// mpadd32_shift
module mpadd32_shift (CLK, RST_N, s_out, a_in, b_in, write, start, ready);
Size in the first run: roughly 3200 cells after synthesis, about 770 flip-flops.
clock: 7.17 ns
lec_check: 0
abc_area: 1
cap_margin: 25
cell_pad_in_sites_detail_placement: 0
cell_pad_in_sites_global_placement: 1
core_aspect_ratio: 1.38
core_margin: 2
core_utilization: 56
cts_cluster_size: 88
gpl_routability_driven: 0
gpl_timing_driven: 0
slew_margin: 20
tns_end_percent: 10
run.sh (not shown) runs the stock make flow with config.mk's settings and CLKGATE_MAP_FILE=.
==> next run, changes <==
ABC_AREA = not set   (was 1)
CAP_MARGIN = 20   (was 25)
CELL_PAD_IN_SITES_DETAIL_PLACEMENT = not set   (was 0)
CELL_PAD_IN_SITES_GLOBAL_PLACEMENT = not set   (was 1)
CORE_ASPECT_RATIO = not set   (was 1.38)
CORE_UTILIZATION = 66   (was 56)
CTS_CLUSTER_SIZE = not set   (was 88)
GPL_ROUTABILITY_DRIVEN = not set   (was 0)
GPL_TIMING_DRIVEN = not set   (was 0)
TNS_END_PERCENT = not set   (was 10)
clock period = 2.51 ns   (was 7.17 ns; I/O delays follow)
- The new run died in global routing (GRT-0232)
- area after synthesis falls by 3.3%
- die size falls by about 18%
- synthesized cell count falls by about 14%
==> next run, changes <==
CORE_UTILIZATION = 57   (was 66)
Now the flow finished but failed the layout checks on negative setup slack.
Die size came out higher by 16%.
Area after synthesis stays the same.
Synthesized cell count stays the same.
==> next run, changes <==
CORE_UTILIZATION = 66   (was 57)
clock period = 2.54 ns   (was 2.51 ns; I/O delays follow)
Outcome: The new run stopped in global routing with GRT-0232. Area after synthesis stays the same. Synthesized cell count stays the same. Die size went down by 13%.
==> next run, changes <==
ABC_AREA = 1   (was not set)
CORE_UTILIZATION = 69   (was 66)
PLACE_DENSITY = 0.37   (was not set)
clock period = 6.29 ns   (was 2.54 ns; I/O delays follow)
With this change the flow finished with timing, DRC and antenna clean; die size falls by 1.1%; synthesized area grows by 3.4%; synthesized cell count rises by about 16%.

---

Starting RTL as in the previous note.
## mpadd32_shift
module mpadd32_shift (CLK, RST_N, s_out, a_in, b_in, write, start, ready);
Settings: LEC_CHECK=0, CAP_MARGIN=20, CORE_MARGIN=2, CORE_UTILIZATION=70, MAX_ROUTING_LAYER=met4, PLACE_DENSITY_LB_ADDON=0.25, SLEW_MARGIN=20; clock period 4.25 ns.
The baseline ended with an error in 5_1_grt (GRT-0116).
Rerun with:
--- a/flow/config.mk
+++ b/flow/config.mk
@@ -10,3 +10,2 @@
-export CORE_UTILIZATION = 70
-export MAX_ROUTING_LAYER = met4
-export PLACE_DENSITY_LB_ADDON = 0.25
+export CORE_UTILIZATION = 40
+export CTS_CLUSTER_SIZE = 31
@@ -13,0 +13 @@
+export TNS_END_PERCENT = 70
==> flow/constraint.sdc (replaced) <==
create_clock -name core_clock -period 5.0 [get_ports {CLK}]
set_input_delay 1.0000 -clock core_clock [delete_from_list [all_inputs] [get_ports {CLK}]]
set_output_delay 1.0000 -clock core_clock [all_outputs]
set_load 0.01 [all_outputs]
What happened: This time the run finished with timing, DRC and antenna clean; area after synthesis is unchanged; synthesized cell count does not change; die area is higher by 73%.
Rerun with:
--- a/flow/config.mk
+++ b/flow/config.mk
@@ -10,2 +10,2 @@
-export CORE_UTILIZATION = 40
-export CTS_CLUSTER_SIZE = 31
+export CORE_UTILIZATION = 57
+export CTS_CLUSTER_SIZE = 66
@@ -13 +12,0 @@
-export TNS_END_PERCENT = 70
==> flow/constraint.sdc (replaced) <==
create_clock -name core_clock -period 2.51 [get_ports {CLK}]
set_input_delay 0.5020 -clock core_clock [delete_from_list [all_inputs] [get_ports {CLK}]]
set_output_delay 0.5020 -clock core_clock [all_outputs]
set_load 0.01 [all_outputs]
After rerunning: Now the flow finished but fails on negative setup slack; global-route usage is higher by 11 points; via count is higher by 13%; worst setup slack degrades by 1.9 ns; cell area is higher by 7.7%; sequential cell count does not change; worst hold slack barely changes; critical path depth is unchanged; utilization is higher by 29 points.
Rerun with:
--- a/flow/config.mk
+++ b/flow/config.mk
@@ -10,2 +10,3 @@
-export CORE_UTILIZATION = 57
-export CTS_CLUSTER_SIZE = 66
+export CORE_UTILIZATION = 61
+export CTS_CLUSTER_SIZE = 53
+export SETUP_SLACK_MARGIN = 0.63
The new run failed in 5_1_grt.
Die area is lower by a few percent.
Synthesized cell count stays the same.
Synthesized area is unchanged.
Rerun with:
--- a/flow/config.mk
+++ b/flow/config.mk
@@ -8 +8 @@
-export CAP_MARGIN = 20
+export CAP_MARGIN = 40
@@ -10,3 +10,3 @@
-export CORE_UTILIZATION = 61
-export CTS_CLUSTER_SIZE = 53
-export SETUP_SLACK_MARGIN = 0.63
+export CORE_UTILIZATION = 70
+export MAX_ROUTING_LAYER = met4
+export PLACE_DENSITY = 0.64
==> flow/constraint.sdc (replaced) <==
create_clock -name core_clock -period 4.25 [get_ports {CLK}]
set_input_delay 0.8500 -clock core_clock [delete_from_list [all_inputs] [get_ports {CLK}]]
set_output_delay 0.8500 -clock core_clock [all_outputs]
set_load 0.01 [all_outputs]
The new run did not get past 5_1_grt; area after synthesis does not change; die size fell by roughly a tenth; synthesized cell count is unchanged.
Rerun with:
--- a/flow/config.mk
+++ b/flow/config.mk
@@ -8 +8 @@
-export CAP_MARGIN = 40
+export CAP_MARGIN = 20
@@ -10,3 +10 @@
-export CORE_UTILIZATION = 70
-export MAX_ROUTING_LAYER = met4
-export PLACE_DENSITY = 0.64
+export CORE_UTILIZATION = 66
==> flow/constraint.sdc (replaced) <==
create_clock -name core_clock -period 4.53 [get_ports {CLK}]
set_input_delay 0.9060 -clock core_clock [delete_from_list [all_inputs] [get_ports {CLK}]]
set_output_delay 0.9060 -clock core_clock [all_outputs]
set_load 0.01 [all_outputs]
Outcome:
- Now the flow went through all stages and came out clean
- area after synthesis does not change
- die area went up by 5.9%
- synthesized cell count does not change
